// CPU
module CPU(
				clk,
			  rst_n,
		   IO_stall,
         awid_m_inf,
       awaddr_m_inf,
       awsize_m_inf,
      awburst_m_inf,
        awlen_m_inf,
      awvalid_m_inf,
      awready_m_inf,
        wdata_m_inf,
        wlast_m_inf,
       wvalid_m_inf,
       wready_m_inf,
          bid_m_inf,
        bresp_m_inf,
       bvalid_m_inf,
       bready_m_inf,
         arid_m_inf,
       araddr_m_inf,
        arlen_m_inf,
       arsize_m_inf,
      arburst_m_inf,
      arvalid_m_inf,
      arready_m_inf, 
          rid_m_inf,
        rdata_m_inf,
        rresp_m_inf,
        rlast_m_inf,
       rvalid_m_inf,
       rready_m_inf 
);
Settings: LEC_CHECK=0, CAP_MARGIN=25, CELL_PAD_IN_SITES_DETAIL_PLACEMENT=2, CELL_PAD_IN_SITES_GLOBAL_PLACEMENT=2, CORE_ASPECT_RATIO=1.17, CORE_MARGIN=2, CORE_UTILIZATION=42, CTS_CLUSTER_SIZE=99, GPL_ROUTABILITY_DRIVEN=0, GPL_TIMING_DRIVEN=0, MAX_ROUTING_LAYER=met5, PLACE_DENSITY=0.57, SLEW_MARGIN=35, TNS_END_PERCENT=45; clock period 5.87 ns.
run.sh (not shown) runs the stock make flow with config.mk's settings and CLKGATE_MAP_FILE=.
The baseline finished with timing, DRC and antenna clean.
Rerun with:
Settings changed: CELL_PAD_IN_SITES_DETAIL_PLACEMENT 2 to default, CORE_ASPECT_RATIO 1.17 to default, CORE_UTILIZATION 42 to 68, CTS_CLUSTER_SIZE 99 to 100, GPL_ROUTABILITY_DRIVEN 0 to default.
With this change the flow aborted during global placement without I/O.
Synthesized cell count does not change.
Area after synthesis does not change.
Die size decreases by 38%.
Rerun with:
Settings changed: CELL_PAD_IN_SITES_GLOBAL_PLACEMENT 2 to default, CORE_UTILIZATION 68 to 66, CTS_CLUSTER_SIZE 100 to default, GPL_TIMING_DRIVEN 0 to 1, HOLD_SLACK_MARGIN from default to -0.1, PLACE_DENSITY 0.57 to default, SLEW_MARGIN 35 to 20.
Clock period 5.87 ns to 4.38 ns, I/O delays scaled along.
Outcome: With this change the flow reached the layout checks and failed them: setup timing. Die size increases by about 3%. Area after synthesis does not change. Synthesized cell count stays the same.
Rerun with:
Settings changed: CORE_UTILIZATION 66 to 62, HOLD_SLACK_MARGIN -0.1 to 0.19, PLACE_DENSITY from default to 0.57.
Clock period 4.38 ns to 7.16 ns, I/O delays scaled along.
Outcome: With this change the flow completed without violations; count of clock-buffer cells in the layout shrinks by 3; power is lower by 39%; clock skew decreases by 0.012 ns; core utilization decreases by 8.0 points; sequential share of layout area goes up by 1.7 points; register-to-register slack gains 1.9 ns; design area shrinks by about 5%; non-clock buffer count is lower by 156; wire length falls by about 5.4%; via count falls by 5.4%; synthesized cell count is unchanged.
Rerun with:
Settings changed: CAP_MARGIN 25 to 20, CORE_UTILIZATION 62 to 59, GPL_TIMING_DRIVEN 1 to default, HOLD_SLACK_MARGIN 0.19 to default, MAX_ROUTING_LAYER met5 to default, PLACE_DENSITY 0.57 to default, TNS_END_PERCENT 45 to default.
Clock period 7.16 ns to 4.08 ns, I/O delays scaled along.
Effect: The new run ran to the end with violations: setup timing. Core utilization is higher by 0.82 points. Sequential cell count stays the same. Total power increases by 77%. Combinational power goes up by 87%. Via count went up by 4.3%. Synthesized cell count is unchanged. Clock power went up by 78%. Sequential power came out higher by 75%. Cell area came out higher by 6.5%.


Starting RTL as in the previous note.
make LEC_CHECK=0 CAP_MARGIN=20 CORE_MARGIN=2 CORE_UTILIZATION=72 CTS_CLUSTER_DIAMETER=29 CTS_CLUSTER_SIZE=48 PLACE_DENSITY_LB_ADDON=0.26 SETUP_SLACK_MARGIN=1.31 SLEW_MARGIN=20 finish   # period 5.41 ns
The starting point produced a layout that fails on negative setup slack.
Rerun with:
CORE_UTILIZATION = 44   (was 72)
CTS_CLUSTER_DIAMETER = default   (was 29)
CTS_CLUSTER_SIZE = default   (was 48)
PLACE_DENSITY_LB_ADDON = default   (was 0.26)
SETUP_SLACK_MARGIN = default   (was 1.31)
clock period = 5.88 ns   (was 5.41 ns; I/O delays follow)
The changed run completed without violations.
Routed wire length decreases by 8.4%.
Die size increases by 62%.
Power decreases by 30%.
Cell count increases by 4.0%.
Area after synthesis does not change.
Combinational power decreases by 11%.
Non-clock buffer count decreases by 95.
Core utilization decreases by 37 points.
Clock skew hardly moves.
Rerun with:
CORE_UTILIZATION = 40   (was 44)
SETUP_SLACK_MARGIN = 0.65   (was default)
=> The new run went through all stages and came out clean; total power goes up by 4.1%; design area goes up by 2.6%; clock-buffer cell count goes down by 8; first-iteration DRC count goes down by 1.8%; sequential cell count stays the same; routed wire length is about the same; synthesized cell count stays the same.
Power figures rest on the tool's default switching activity, not on a simulated workload.
